north:
## pipeline
module pipeline(
  clk,
  resetn,
  o_instr_req_addr,
  o_instr_req_en,
  i_instr_res_data,
  o_mem_req_addr,
  o_mem_req_wr_data,
  o_mem_req_wr_en,
  o_mem_req_count,
  i_mem_res_rd_data,
  i_mem_res_code
);
  input clk;
  input resetn;
  output [32 - 1:0] o_instr_req_addr;
  output o_instr_req_en;
  input [32 - 1:0] i_instr_res_data;
  output [32 - 1:0] o_mem_req_addr;
  output [32 - 1:0] o_mem_req_wr_data;
  output o_mem_req_wr_en;
  output [(2) - 1:0] o_mem_req_count;
  input [32 - 1:0] i_mem_res_rd_data;
  input [(3) - 1:0] i_mem_res_code;
  wire fe_clr;
  wire fe_stall;
  wire fe_branch;
  wire [32 - 1:0] fe_branch_addr;
  wire [32 - 1:0] fe_pc;
  wire id_clr;
  wire id_stall;
  wire [32 - 1:0] id_pc;
  wire [32 - 1:0] id_instr;
  wire [(4) - 1:0] id_alu_op;
  wire [32 - 1:0] id_alu_data_a;
  wire [32 - 1:0] id_alu_data_b;
  wire [32 - 1:0] id_imm;
  wire [(4) - 1:0] id_mem_op;
  wire [(2) - 1:0] id_dest_src;
  wire [$clog2(32) - 1:0] id_dest_reg;
  wire id_branch_op;
  wire id_mem_hazard;
  wire ex_clr;
  wire ex_stall;
  wire [32 - 1:0] ex_pc;
  wire [32 - 1:0] ex_instr;
  wire [32 - 1:0] ex_alu_eval;
  wire [(2) - 1:0] ex_dest_src;
  wire [$clog2(32) - 1:0] ex_dest_reg;
  wire [(4) - 1:0] ex_mem_op;
  wire me_clr;
  wire me_stall;
  wire [32 - 1:0] me_pc;
  wire [32 - 1:0] me_instr;
  wire [(2) - 1:0] me_dest_src;
  wire [$clog2(32) - 1:0] me_dest_reg;
  wire [32 - 1:0] me_dest_data;
  wire wb_clr;
  wire wb_stall;
  wire wb_dest_en;
  wire [$clog2(32) - 1:0] wb_dest_reg;
  wire [32 - 1:0] wb_dest_data;
  assign fe_clr = ~resetn;
  assign id_clr = ~resetn | fe_branch;
  assign ex_clr = ~resetn | fe_branch;
  assign me_clr = ~resetn;
  ...
For scale: roughly 8500 cells after synthesis, roughly 1500 flip-flops, ~170 I/O pins, ~0.084 mm2 of cells after synthesis.
Settings: LEC_CHECK=0, CAP_MARGIN=20, CORE_MARGIN=2, CORE_UTILIZATION=40, SLEW_MARGIN=20; clock period 9.79 ns.
run.sh (not shown) runs the stock make flow with config.mk's settings and CLKGATE_MAP_FILE=.
## Diff of input files: south against north
==> flow/constraint.sdc <==
create_clock -name core_clock -period 17.3 [get_ports {clk}]
set_input_delay 3.4600 -clock core_clock [delete_from_list [all_inputs] [get_ports {clk}]]
set_output_delay 3.4600 -clock core_clock [all_outputs]
set_load 0.01 [all_outputs]
Notes after the runs:
Delta (south minus north): number of nets at the end of the flow about even; total wire length fell 1.3%.
Relative to north, cell count of the worst hold path has increased by 2 in south.
Note that the maximum resistive drop on vdd recorded for south amounts to 0.69 times the value seen in north.
On via count, north tracks south almost exactly.
Setup changes, south to east
diff --git a/flow/config.mk b/flow/config.mk
--- a/flow/config.mk
+++ b/flow/config.mk
@@ -8 +8,3 @@
-export CAP_MARGIN = 20
+export ABC_AREA = 0
+export CAP_MARGIN = 5
+export CELL_PAD_IN_SITES_GLOBAL_PLACEMENT = 1
@@ -10,2 +12,5 @@
-export CORE_UTILIZATION = 40
-export SLEW_MARGIN = 20
+export CORE_UTILIZATION = 65
+export CTS_CLUSTER_SIZE = 52
+export HOLD_SLACK_MARGIN = -0.1
+export SETUP_SLACK_MARGIN = 1.0
+export SLEW_MARGIN = 30
==> flow/constraint.sdc <==
create_clock -name core_clock -period 5.78 [get_ports {clk}]
set_input_delay 1.1560 -clock core_clock [delete_from_list [all_inputs] [get_ports {clk}]]
set_output_delay 1.1560 -clock core_clock [all_outputs]
set_load 0.01 [all_outputs]
==> results <==
- east: complete, dirty (setup timing)
- In summary, south completed successfully, with a layout that passed the timing, design-rule and antenna checks.
- Compared with south, in east maximum fanout along the worst path went down, setup-violating endpoint count in the final report went up, worst relative slew slack went up, multiplexer share of the synthesized area did not really move.
#### Input delta (west over east)
==> flow/config.mk <==
export PLATFORM = sky130hd
export DESIGN_NAME = pipeline
export DESIGN_NICKNAME = pipeline
export VERILOG_FILES = /design/flow/design.v
export SDC_FILE = /design/flow/constraint.sdc
export NUM_CORES = 4
export LEC_CHECK = 0
export ABC_AREA = 1
export CAP_MARGIN = 20
export CORE_ASPECT_RATIO = 0.92
export CORE_MARGIN = 2
export CORE_UTILIZATION = 72
export CTS_CLUSTER_SIZE = 15
export HOLD_SLACK_MARGIN = -0.09
export PLACE_DENSITY = 0.65
export SETUP_SLACK_MARGIN = 0.42
export SLEW_MARGIN = 20
==> flow/constraint.sdc <==
create_clock -name core_clock -period 4.02 [get_ports {clk}]
set_input_delay 0.8040 -clock core_clock [delete_from_list [all_inputs] [get_ports {clk}]]
set_output_delay 0.8040 -clock core_clock [all_outputs]
set_load 0.01 [all_outputs]
Findings:
- FAIL for each of east and west
- west terminated abnormally: global routing (5_1_grt) reported ODB-0269.
- Although it ran to completion, east produced a layout that fails the final checks because of setup timing.
- Count of cells resized by post-cts repair in west is 99 higher than in east
- The lower die size came out of west.
- Post-placement worst setup slack was lower in west than in east.
- In west relative to east, distinct cell type count of the synthesized netlist had gone down by more than a quarter.
- Between west and east, it is west whose area share of and/or/nand/nor cells after synthesis is lower, by 2.6 points.
- east → west: post-placement cell count went up by 1744; total cell area reported by yosys after synthesis went down by about 1.1%.
- Synthesized cell count (east / west): 0.837
#### Input delta (middle over west)
==> flow/config.mk <==
export PLATFORM = sky130hd
export DESIGN_NAME = pipeline
export DESIGN_NICKNAME = pipeline
export VERILOG_FILES = /design/flow/design.v
export SDC_FILE = /design/flow/constraint.sdc
export NUM_CORES = 4
export LEC_CHECK = 0
export ABC_AREA = 0
export CAP_MARGIN = 5
export CELL_PAD_IN_SITES_GLOBAL_PLACEMENT = 1
export CORE_MARGIN = 2
export CORE_UTILIZATION = 65
export HOLD_SLACK_MARGIN = -0.1
export SETUP_SLACK_MARGIN = 1.0
export SLEW_MARGIN = 30
==> flow/constraint.sdc <==
create_clock -name core_clock -period 5.79 [get_ports {clk}]
set_input_delay 1.1580 -clock core_clock [delete_from_list [all_inputs] [get_ports {clk}]]
set_output_delay 1.1580 -clock core_clock [all_outputs]
set_load 0.01 [all_outputs]
==> results <==
west and middle: no clean run. FAIL west @ global routing (5_1_grt): tool exited with error. Status middle: flow complete, layout not clean - setup timing. Count of buffers inserted at the top-level ports came out exactly the same in west and middle. Note that the estimated wirelength of the detail-placed design recorded for west amounts to 1.14 times the value seen in middle. Area of the mapped netlist ended up about 1.2% higher on middle than on west. The mean cell area of the mapped netlist in west is 0.828 times that in middle.

## build 12
pipeline again, from the RTL that the note above started with.
==> flow/design.v (excerpt) <==
module pipeline(
  clk,
  resetn,
  o_instr_req_addr,
  o_instr_req_en,
  i_instr_res_data,
  o_mem_req_addr,
  o_mem_req_wr_data,
  o_mem_req_wr_en,
  o_mem_req_count,
  i_mem_res_rd_data,
  i_mem_res_code
);
Settings: LEC_CHECK=0, CAP_MARGIN=20, CORE_MARGIN=2, CORE_UTILIZATION=65, CTS_CLUSTER_SIZE=41, SETUP_SLACK_MARGIN=-0.39, SLEW_MARGIN=20; clock period 5.56 ns.
Status build 12: flow complete, layout not clean - setup timing
Relative to build 12, the following input files were edited for build 55:
-- flow/config.mk --
<<< build 12, line 9
>>> build 55, line 9
export CELL_PAD_IN_SITES_GLOBAL_PLACEMENT = 1
export CORE_ASPECT_RATIO = 1.07
<<< build 12, line 10
export CORE_UTILIZATION = 65
export CTS_CLUSTER_SIZE = 41
export SETUP_SLACK_MARGIN = -0.39
export SLEW_MARGIN = 20
>>> build 55, line 12
export CORE_UTILIZATION = 26
export CTS_CLUSTER_SIZE = 12
export MAX_ROUTING_LAYER = met5
export PLACE_DENSITY = 0.54
export SETUP_SLACK_MARGIN = 0.37
export SLEW_MARGIN = 15
==> flow/constraint.sdc <==
create_clock -name core_clock -period 6.76 [get_ports {clk}]
set_input_delay 1.3520 -clock core_clock [delete_from_list [all_inputs] [get_ports {clk}]]
set_output_delay 1.3520 -clock core_clock [all_outputs]
set_load 0.01 [all_outputs]
### Flow results
- Side by side, power share of the combinational group turned out lower in build 55 than in build 12.
- The run showing the smaller maximum count of clock buffers along a single path is build 12.
- Build 55 against build 12: cell count picked up an extra 2357, number of setup violations in the final report lost about 40%, design area picked up an extra 2.1%.
- Complete run, failing final checks: build 55, reason setup timing.
Edits applied to the flow inputs when going from build 55 to build 14:
==> flow/config.mk <==
export PLATFORM = sky130hd
export DESIGN_NAME = pipeline
export DESIGN_NICKNAME = pipeline
export VERILOG_FILES = /design/flow/design.v
export SDC_FILE = /design/flow/constraint.sdc
export NUM_CORES = 4
export LEC_CHECK = 0
export CAP_MARGIN = 20
export CELL_PAD_IN_SITES_GLOBAL_PLACEMENT = 2
export CORE_MARGIN = 2
export CORE_UTILIZATION = 40
export CTS_CLUSTER_SIZE = 34
export PLACE_DENSITY_LB_ADDON = 0.07
export SLEW_MARGIN = 20
==> flow/constraint.sdc <==
create_clock -name core_clock -period 10.5 [get_ports {clk}]
set_input_delay 2.1000 -clock core_clock [delete_from_list [all_inputs] [get_ports {clk}]]
set_output_delay 2.1000 -clock core_clock [all_outputs]
set_load 0.01 [all_outputs]
==> results <==
Build 55 and build 14: one clean run, build 14; the rest did not finish clean. Status build 55: flow complete, layout not clean - setup timing. Fraction of standard cell area that is sequential, build 14 and build 55: higher on build 14. Per the comparison of build 14 with build 55, via count lower; worst hold slack grew by 0.020 ns; number of filler cells placed in the layout lower; total clock buffers created by CTS moved down. Sum of met3 wire segment lengths after detailed routing, build 14 and build 55: lower on build 14. Build 14: required time of the critical path 2.99 ns above build 55. When build 14 is set beside build 55, its count of endpoints failing setup in the final report turns out to be 31 smaller.
Power is estimated from default activity; no workload was simulated.
